==> job 1567: inputs <==
==> flow/design.v <==
`timescale 1ns / 1ps
module conv (
input [4:0] stride,
input  conv_enable, 
output reg [18:0] address1 , address2, write_address,
output reg end_reach, full_conv_end, dot_sum_end,
input clk,
input reset,
input [9:0] w1 ,h1,w2,h2,
output reg [9:0] width, height
  );
reg [9:0] H1_index_outer , V1_index_outer ;
reg [5:0]	v1_index_inner , h1_index_inner ;
reg dot_sum_start ;
always @ (posedge clk) begin	 
		if (reset) begin
			H1_index_outer = 0;
			V1_index_outer = 0;
			v1_index_inner = 0;
			h1_index_inner = 0;
			address1 = 0;
			address2 = 0;
			write_address = 0;
			end_reach = 0;
			dot_sum_end = 0;
			dot_sum_start = 1;
			full_conv_end = 0;
			width = 0;
			height = 0;
		end
		else if (conv_enable) begin
				if (dot_sum_start) begin
						v1_index_inner = 0;
						h1_index_inner = 0;
						dot_sum_start = 0;
						dot_sum_end =0;
				end	
				if (!full_conv_end) begin
					address1 = address1 + 2'b01;
					h1_index_inner = h1_index_inner + 2'b01 ;
					if (h1_index_inner == w2) begin			 
						v1_index_inner = v1_index_inner + 1;
						h1_index_inner = 6'b0;								
						address1 = (v1_index_inner + V1_index_outer )* w1 + H1_index_outer;
					end	
					if (v1_index_inner == h2) begin			 
						H1_index_outer = H1_index_outer + stride;
						address1 = V1_index_outer * w1 + H1_index_outer ;
						dot_sum_start = 1;
						dot_sum_end =1;
						v1_index_inner = 6'b0;
					end
					if ((H1_index_outer + w2) > w1	) begin		 
						width = H1_index_outer;
						dot_sum_start = 1;
						V1_index_outer = V1_index_outer + stride;
						H1_index_outer = 10'b0000000000;
						address1 = V1_index_outer * w1;
					end
					if (address1 == h1*w1 ) 		full_conv_end = 1;		 
					if ((address1 + 1) == h1*w1 ) 		height = V1_index_outer + 1;
					address2 = v1_index_inner*w2 + h1_index_inner;
					if (dot_sum_start)	write_address	= write_address + 1;
				end
		end
    end
endmodule 
==> flow/run.sh <==
#!/bin/bash
# the make line also repeats each setting of config.mk as NAME=value (left out here)
make -C /OpenROAD-flow-scripts/flow DESIGN_CONFIG=/design/flow/config.mk WORK_HOME=/design/flow/orfs CLKGATE_MAP_FILE= finish
==> flow/config.mk <==
export PLATFORM = sky130hd
export DESIGN_NAME = conv
export DESIGN_NICKNAME = conv
export VERILOG_FILES = /design/flow/design.v
export SDC_FILE = /design/flow/constraint.sdc
export NUM_CORES = 4
export LEC_CHECK = 0
export CAP_MARGIN = 40
export CELL_PAD_IN_SITES_GLOBAL_PLACEMENT = 1
export CORE_ASPECT_RATIO = 0.73
export CORE_MARGIN = 2
export CORE_UTILIZATION = 36
export CTS_CLUSTER_DIAMETER = 192
export CTS_CLUSTER_SIZE = 59
export GPL_TIMING_DRIVEN = 0
export PLACE_DENSITY_LB_ADDON = 0.16
export SLEW_MARGIN = 20
export TNS_END_PERCENT = 50
==> flow/constraint.sdc <==
create_clock -name core_clock -period 16.8 [get_ports {clk}]
set_input_delay 3.3600 -clock core_clock [delete_from_list [all_inputs] [get_ports {clk}]]
set_output_delay 3.3600 -clock core_clock [all_outputs]
set_load 0.01 [all_outputs]
==> inputs of job 7615, as changes to job 1567 <==
- CAP_MARGIN: 40 -> 20
- CELL_PAD_IN_SITES_GLOBAL_PLACEMENT: 1 -> unset
- CORE_ASPECT_RATIO: 0.73 -> unset
- CORE_UTILIZATION: 36 -> 64
- CTS_CLUSTER_DIAMETER: 192 -> unset
- CTS_CLUSTER_SIZE: 59 -> 96
- GPL_TIMING_DRIVEN: 0 -> unset
- PLACE_DENSITY: unset -> 0.35
- PLACE_DENSITY_LB_ADDON: 0.16 -> unset
- TNS_END_PERCENT: 50 -> unset
==> flow/constraint.sdc (replaced) <==
create_clock -name core_clock -period 6.58 [get_ports {clk}]
set_input_delay 1.3160 -clock core_clock [delete_from_list [all_inputs] [get_ports {clk}]]
set_output_delay 1.3160 -clock core_clock [all_outputs]
set_load 0.01 [all_outputs]
==> impl_metrics.toml <==
# physical design summary
[run_status]
status = "complete, no violations"

[placement]
dp.cells = 3960

[critical_path]
critPathRequiredTime_ps = 17080
cp_common_cell = "a21oi_1"

[power_and_ir_drop]
pwr.group.clock_uw = 235
finalPower_uw = 2260

[hold_path]
hold_start = "address2[8]"

[routing]
num_vias = 20573
wl_met3_um = 7970

[sta]
worst_pin_slew_ps = 872
-- figures above: job 1567

==> impl_metrics.toml <==
# physical design summary
[power_and_ir_drop]
finalPower_uw = 7530
pwr.group.clock_uw = 595

[cells_and_area]
final_util_pct = 87.5

[hold_path]
hold_start = "address2[10]"

[sta]
fin_ws_ps = -2440
setup_violations = 91

[run_status]
so_faults = "negative setup slack"
status = "finished with violations"

[placement]
dpl.hpwl_um = 65100
dp.cells = 4022

[critical_path]
cp_common_cell = "a21oi_2"
critPathRequiredTime_ps = 6860

[routing]
wl_met3_um = 8080
-- figures above: job 7615

